Design SimpleCPU, start of the top module:
module SimpleCPU(clk, rst, data_fromRAM, wrEn, addr_toRAM, data_toRAM, pCounter);
parameter SIZE = 10;
input clk, rst;
input wire [31:0] data_fromRAM;
output reg wrEn;
output reg [SIZE-1:0] addr_toRAM;
output reg [31:0] data_toRAM;
output reg [SIZE-1:0] pCounter;
reg [ 3:0] opcode, opcodeNext;
reg [13:0] operand1, operand2, operand1Next, operand2Next;
reg [SIZE-1:0]   pCounterNext;
reg [31:0] num1, num2, num1Next, num2Next;
reg [ 3:0] state, stateNext;
always @(posedge clk)begin
	state    <= stateNext;
	pCounter <= pCounterNext;
	opcode   <= opcodeNext;
	operand1 <= operand1Next;
	operand2 <= operand2Next;
	num1     <= num1Next;
	num2     <= num2Next;
end
always @*begin
	stateNext    = state;
	pCounterNext = pCounter;
	opcodeNext   = opcode;
	operand1Next = operand1;
	operand2Next = operand2;
	num1Next     = num1;
	num2Next     = num2;
	addr_toRAM   = 0;
	wrEn         = 0;
	data_toRAM   = 0;
if(rst)
	begin
	stateNext    = 0;
	pCounterNext = 0;
	opcodeNext   = 0;
	operand1Next = 0;
	operand2Next = 0;
	num1Next     = 0;
	num2Next     = 0;
	addr_toRAM   = 0;
	wrEn         = 0;
	data_toRAM   = 0;
	end
else 
	case(state)                       
		0: begin											 
			pCounterNext = pCounter;
			opcodeNext   = opcode;
			operand1Next = 0;
			operand2Next = 0;
			addr_toRAM   = pCounter;
			num2Next     = 0;
			wrEn         = 0;
			data_toRAM   = 0;
			stateNext    = 1;
		end 
		1:begin                    
			pCounterNext = pCounter;
			opcodeNext   = {data_fromRAM[28], data_fromRAM[31:29]};
  ...
make LEC_CHECK=0 CAP_MARGIN=20 CORE_MARGIN=2 CORE_UTILIZATION=65 CTS_CLUSTER_DIAMETER=336 SETUP_SLACK_MARGIN=-0.79 SLEW_MARGIN=20 TNS_END_PERCENT=5 finish   # period 10.9 ns
run.sh (not shown) runs the stock make flow with config.mk's settings and CLKGATE_MAP_FILE=.
The first run failed in 5_1_grt with GRT-0232.
Then changed:
- CORE_UTILIZATION: 65 -> 61
- CTS_CLUSTER_DIAMETER: 336 -> unset
Now the flow produced a layout that fails on max-capacitance violations, max-slew violations, negative setup slack.
Synthesized area is unchanged.
Synthesized cell count is unchanged.
Die size went up by a few percent.
Then changed:
- CORE_UTILIZATION: 61 -> 65
- CTS_CLUSTER_DIAMETER: unset -> 334
- TNS_END_PERCENT: 5 -> unset
What happened: The new run never finished: it broke off in 5_1_grt; area after synthesis stays the same; die size goes down by a few percent; synthesized cell count is unchanged.
Then changed:
- CORE_UTILIZATION: 65 -> 61
- CTS_CLUSTER_DIAMETER: 334 -> unset
- SETUP_SLACK_MARGIN: -0.79 -> -0.95
- clock period: 10.9 -> 9.79 ns (I/O delays scaled with it)
The changed run finished but failed the layout checks on negative setup slack.
Synthesized area stays the same.
Die area rose by about 6.5%.
Synthesized cell count stays the same.


The RTL this note starts from:
==> flow/design.v <==
`timescale 1ns / 1ps
module SimpleCPU(clk, rst, data_fromRAM, wrEn, addr_toRAM, data_toRAM, pCounter);
parameter SIZE = 10;
input clk, rst;
input wire [31:0] data_fromRAM;
output reg wrEn;
output reg [SIZE-1:0] addr_toRAM;
output reg [31:0] data_toRAM;
output reg [SIZE-1:0] pCounter;
reg [ 3:0] opcode, opcodeNext;
reg [13:0] operand1, operand2, operand1Next, operand2Next;
reg [SIZE-1:0]   pCounterNext;
reg [31:0] num1, num2, num1Next, num2Next;
reg [ 3:0] state, stateNext;
always @(posedge clk)begin
	state    <= stateNext;
	pCounter <= pCounterNext;
	opcode   <= opcodeNext;
	operand1 <= operand1Next;
	operand2 <= operand2Next;
	num1     <= num1Next;
	num2     <= num2Next;
end
always @*begin
	stateNext    = state;
	pCounterNext = pCounter;
	opcodeNext   = opcode;
	operand1Next = operand1;
	operand2Next = operand2;
	num1Next     = num1;
	num2Next     = num2;
	addr_toRAM   = 0;
	wrEn         = 0;
	data_toRAM   = 0;
if(rst)
	begin
	stateNext    = 0;
	pCounterNext = 0;
	opcodeNext   = 0;
	operand1Next = 0;
	operand2Next = 0;
	num1Next     = 0;
	num2Next     = 0;
	addr_toRAM   = 0;
	wrEn         = 0;
	data_toRAM   = 0;
	end
else 
	case(state)                       
		0: begin											 
			pCounterNext = pCounter;
			opcodeNext   = opcode;
			operand1Next = 0;
			operand2Next = 0;
			addr_toRAM   = pCounter;
			num2Next     = 0;
			wrEn         = 0;
			data_toRAM   = 0;
			stateNext    = 1;
		end 
		1:begin                    
			pCounterNext = pCounter;
			opcodeNext   = {data_fromRAM[28], data_fromRAM[31:29]};
			operand1Next = data_fromRAM[27:14];
			operand2Next = data_fromRAM[13:0];
			addr_toRAM   = operand1Next;
			num1Next     = data_fromRAM;
			wrEn         = 0;
			data_toRAM   = 0;
			if( {data_fromRAM[28], data_fromRAM[31:29]} == 4'b0101 ) 	begin
				stateNext = 5;
				addr_toRAM = data_fromRAM[13:0];
				num1Next = operand1;
			end
			else if( {data_fromRAM[28], data_fromRAM[31:29]} == 4'b1101 ) 	begin
				stateNext = 6;
				addr_toRAM = data_fromRAM[27:14];
				num1Next = operand1;
			end
			else if(data_fromRAM[28] == 0 )  
				stateNext = 2;  
			else 
				stateNext = 3;
		end
		2: begin          
			pCounterNext = pCounter;
			opcodeNext   = opcode;
			operand1Next = operand1;
			operand2Next = operand2;
			addr_toRAM   = operand2;
			num1Next     = data_fromRAM;
			wrEn         = 0;
			data_toRAM   = operand2;
			stateNext = 3;
		end
		3: begin            
			pCounterNext = pCounter + 1;
			opcodeNext = opcode;
			operand1Next = operand1;
			operand2Next = operand2;
			addr_toRAM = operand1;
			num1Next = num1;
			wrEn = 1;
			stateNext = 0;
			case(opcode)                       
				4'b0000: data_toRAM = num1Next + data_fromRAM;  
				4'b1000: data_toRAM = data_fromRAM + operand2;  
				4'b0001: data_toRAM = ~(num1Next & data_fromRAM);  
				4'b1001: data_toRAM = ~(data_fromRAM & operand2);  
				4'b0010: begin 
					if(data_fromRAM < 32)
						data_toRAM = num1 >> data_fromRAM; 
					else
						data_toRAM = num1 << (data_fromRAM - 32); 
				end
				4'b1010: begin 
					if(operand2 < 32)
						data_toRAM = data_fromRAM >> operand2; 
					else
						data_toRAM = data_fromRAM << (operand2 - 32); 
				end
				4'b0011: data_toRAM = num1Next < data_fromRAM;  
				4'b1011: data_toRAM = data_fromRAM < operand2;  
				4'b0100: data_toRAM = data_fromRAM;  
				4'b1100: data_toRAM = operand2;  
				4'b0101: begin 
					data_toRAM = data_fromRAM;
					addr_toRAM = operand1;
					wrEn = 1;
				end
				4'b1101: begin  
					num2Next = data_fromRAM;
					addr_toRAM = num2;
					data_toRAM = data_fromRAM;
					wrEn = 1;
				end
				4'b0110: begin  
					if(data_fromRAM == 0)
						pCounterNext = num1;
					else
						pCounterNext = pCounter + 1;
					wrEn = 0;
				end
				4'b1110: begin
					pCounterNext = data_fromRAM + operand2;  
					wrEn = 0;
				end
				4'b0111: data_toRAM = num1Next * data_fromRAM;  
				4'b1111: data_toRAM = data_fromRAM * operand2;  
			endcase 
		end
		4:begin                    
			pCounterNext = pCounter + 1;
			opcodeNext   = 4'b0100;
			operand1Next = operand1;
			operand2Next = operand2;
			data_toRAM	 = num2;
			wrEn         = 1; 
			stateNext 	 = 0; 
			if(opcode == 4'b0101)
				addr_toRAM   = operand1;
			else if (opcode == 4'b1101)
				addr_toRAM   = num1 ;
		end
		5: begin      
			pCounterNext = pCounter;
			opcodeNext   = opcode;
			operand1Next = operand1;
			operand2Next = operand2;
			addr_toRAM   = data_fromRAM;
			num1Next     = data_fromRAM;
			wrEn         = 0;
			data_toRAM   = operand2;
			stateNext = 3;
		end
		6: begin      
			pCounterNext = pCounter;
			opcodeNext   = opcode;
			operand1Next = operand1;
			operand2Next = operand2;
			addr_toRAM   = data_fromRAM;
			num1Next     = data_fromRAM;
			num2Next     = data_fromRAM;
			wrEn         = 0;
			data_toRAM   = operand2;
			stateNext = 2;
		end
		default: begin
			stateNext    = 0;
			pCounterNext = 0;
			opcodeNext   = 0;
			operand1Next = 0;
			operand2Next = 0;
			num1Next     = 0;
			num2Next     = 0;
			addr_toRAM   = 0;
			wrEn         = 0;
			data_toRAM   = 0;
		end
	endcase
end
endmodule
clock: 7.64 ns
lec_check: 0
cap_margin: 10
core_margin: 2
core_utilization: 72
cts_cluster_diameter: 105
cts_cluster_size: 57
max_routing_layer: met4
place_density_lb_addon: 0.01
setup_slack_margin: 2.17
slew_margin: 20
The starting point died in global routing (5_1_grt), error GRT-0116.
==> next run, changes <==
==> flow/config.mk (replaced) <==
export PLATFORM = sky130hd
export DESIGN_NAME = SimpleCPU
export DESIGN_NICKNAME = SimpleCPU
export VERILOG_FILES = /design/flow/design.v
export SDC_FILE = /design/flow/constraint.sdc
export NUM_CORES = 4
export LEC_CHECK = 0
export ABC_AREA = 1
export CAP_MARGIN = 20
export CORE_MARGIN = 2
export CORE_UTILIZATION = 72
export CTS_CLUSTER_SIZE = 21
export PLACE_DENSITY = 0.4
export SETUP_SLACK_MARGIN = 0.39
export SLEW_MARGIN = 20
==> flow/constraint.sdc (replaced) <==
create_clock -name core_clock -period 3.6 [get_ports {clk}]
set_input_delay 0.7200 -clock core_clock [delete_from_list [all_inputs] [get_ports {clk}]]
set_output_delay 0.7200 -clock core_clock [all_outputs]
set_load 0.01 [all_outputs]
The changed run stopped in clock tree synthesis (4_1_cts), error DPL-0033.
Synthesized area rose by 4.6%.
Die size rose by about 4.5%.
Synthesized cell count rose by 23%.
==> next run, changes <==
==> flow/config.mk (replaced) <==
export PLATFORM = sky130hd
export DESIGN_NAME = SimpleCPU
export DESIGN_NICKNAME = SimpleCPU
export VERILOG_FILES = /design/flow/design.v
export SDC_FILE = /design/flow/constraint.sdc
export NUM_CORES = 4
export LEC_CHECK = 0
export CAP_MARGIN = 20
export CORE_MARGIN = 2
export CORE_UTILIZATION = 61
export SETUP_SLACK_MARGIN = 3.34
export SLEW_MARGIN = 20
export TNS_END_PERCENT = 5
==> flow/constraint.sdc (replaced) <==
create_clock -name core_clock -period 11.5 [get_ports {clk}]
set_input_delay 2.3000 -clock core_clock [delete_from_list [all_inputs] [get_ports {clk}]]
set_output_delay 2.3000 -clock core_clock [all_outputs]
set_load 0.01 [all_outputs]
Result:
- The changed run aborted during global routing (5_1_grt)
- area after synthesis went down by about 4.4%
- die size went up by 13%
- synthesized cell count went down by 19%
==> next run, changes <==
--- a/flow/config.mk
+++ b/flow/config.mk
@@ -8,6 +8,4 @@
 export CAP_MARGIN = 20
 export CORE_MARGIN = 2
-export CORE_UTILIZATION = 61
-export SETUP_SLACK_MARGIN = 3.34
+export CORE_UTILIZATION = 40
 export SLEW_MARGIN = 20
-export TNS_END_PERCENT = 5
==> flow/constraint.sdc (replaced) <==
create_clock -name core_clock -period 14.0 [get_ports {clk}]
set_input_delay 2.8000 -clock core_clock [delete_from_list [all_inputs] [get_ports {clk}]]
set_output_delay 2.8000 -clock core_clock [all_outputs]
set_load 0.01 [all_outputs]
The new run finished with timing, DRC and antenna clean.
Die size is higher by 52%.
Synthesized area does not change.
Synthesized cell count does not change.
==> next run, changes <==
--- a/flow/config.mk
+++ b/flow/config.mk
@@ -8,4 +8,5 @@
 export CAP_MARGIN = 20
 export CORE_MARGIN = 2
-export CORE_UTILIZATION = 40
+export CORE_UTILIZATION = 60
+export SETUP_SLACK_MARGIN = 3.2
 export SLEW_MARGIN = 20
==> flow/constraint.sdc (replaced) <==
create_clock -name core_clock -period 10.9 [get_ports {clk}]
set_input_delay 2.1800 -clock core_clock [delete_from_list [all_inputs] [get_ports {clk}]]
set_output_delay 2.1800 -clock core_clock [all_outputs]
set_load 0.01 [all_outputs]
After rerunning:
- The new run ended with an error in global routing (5_1_grt)
- synthesized cell count is unchanged
- die size is lower by about 33%
- area after synthesis is unchanged
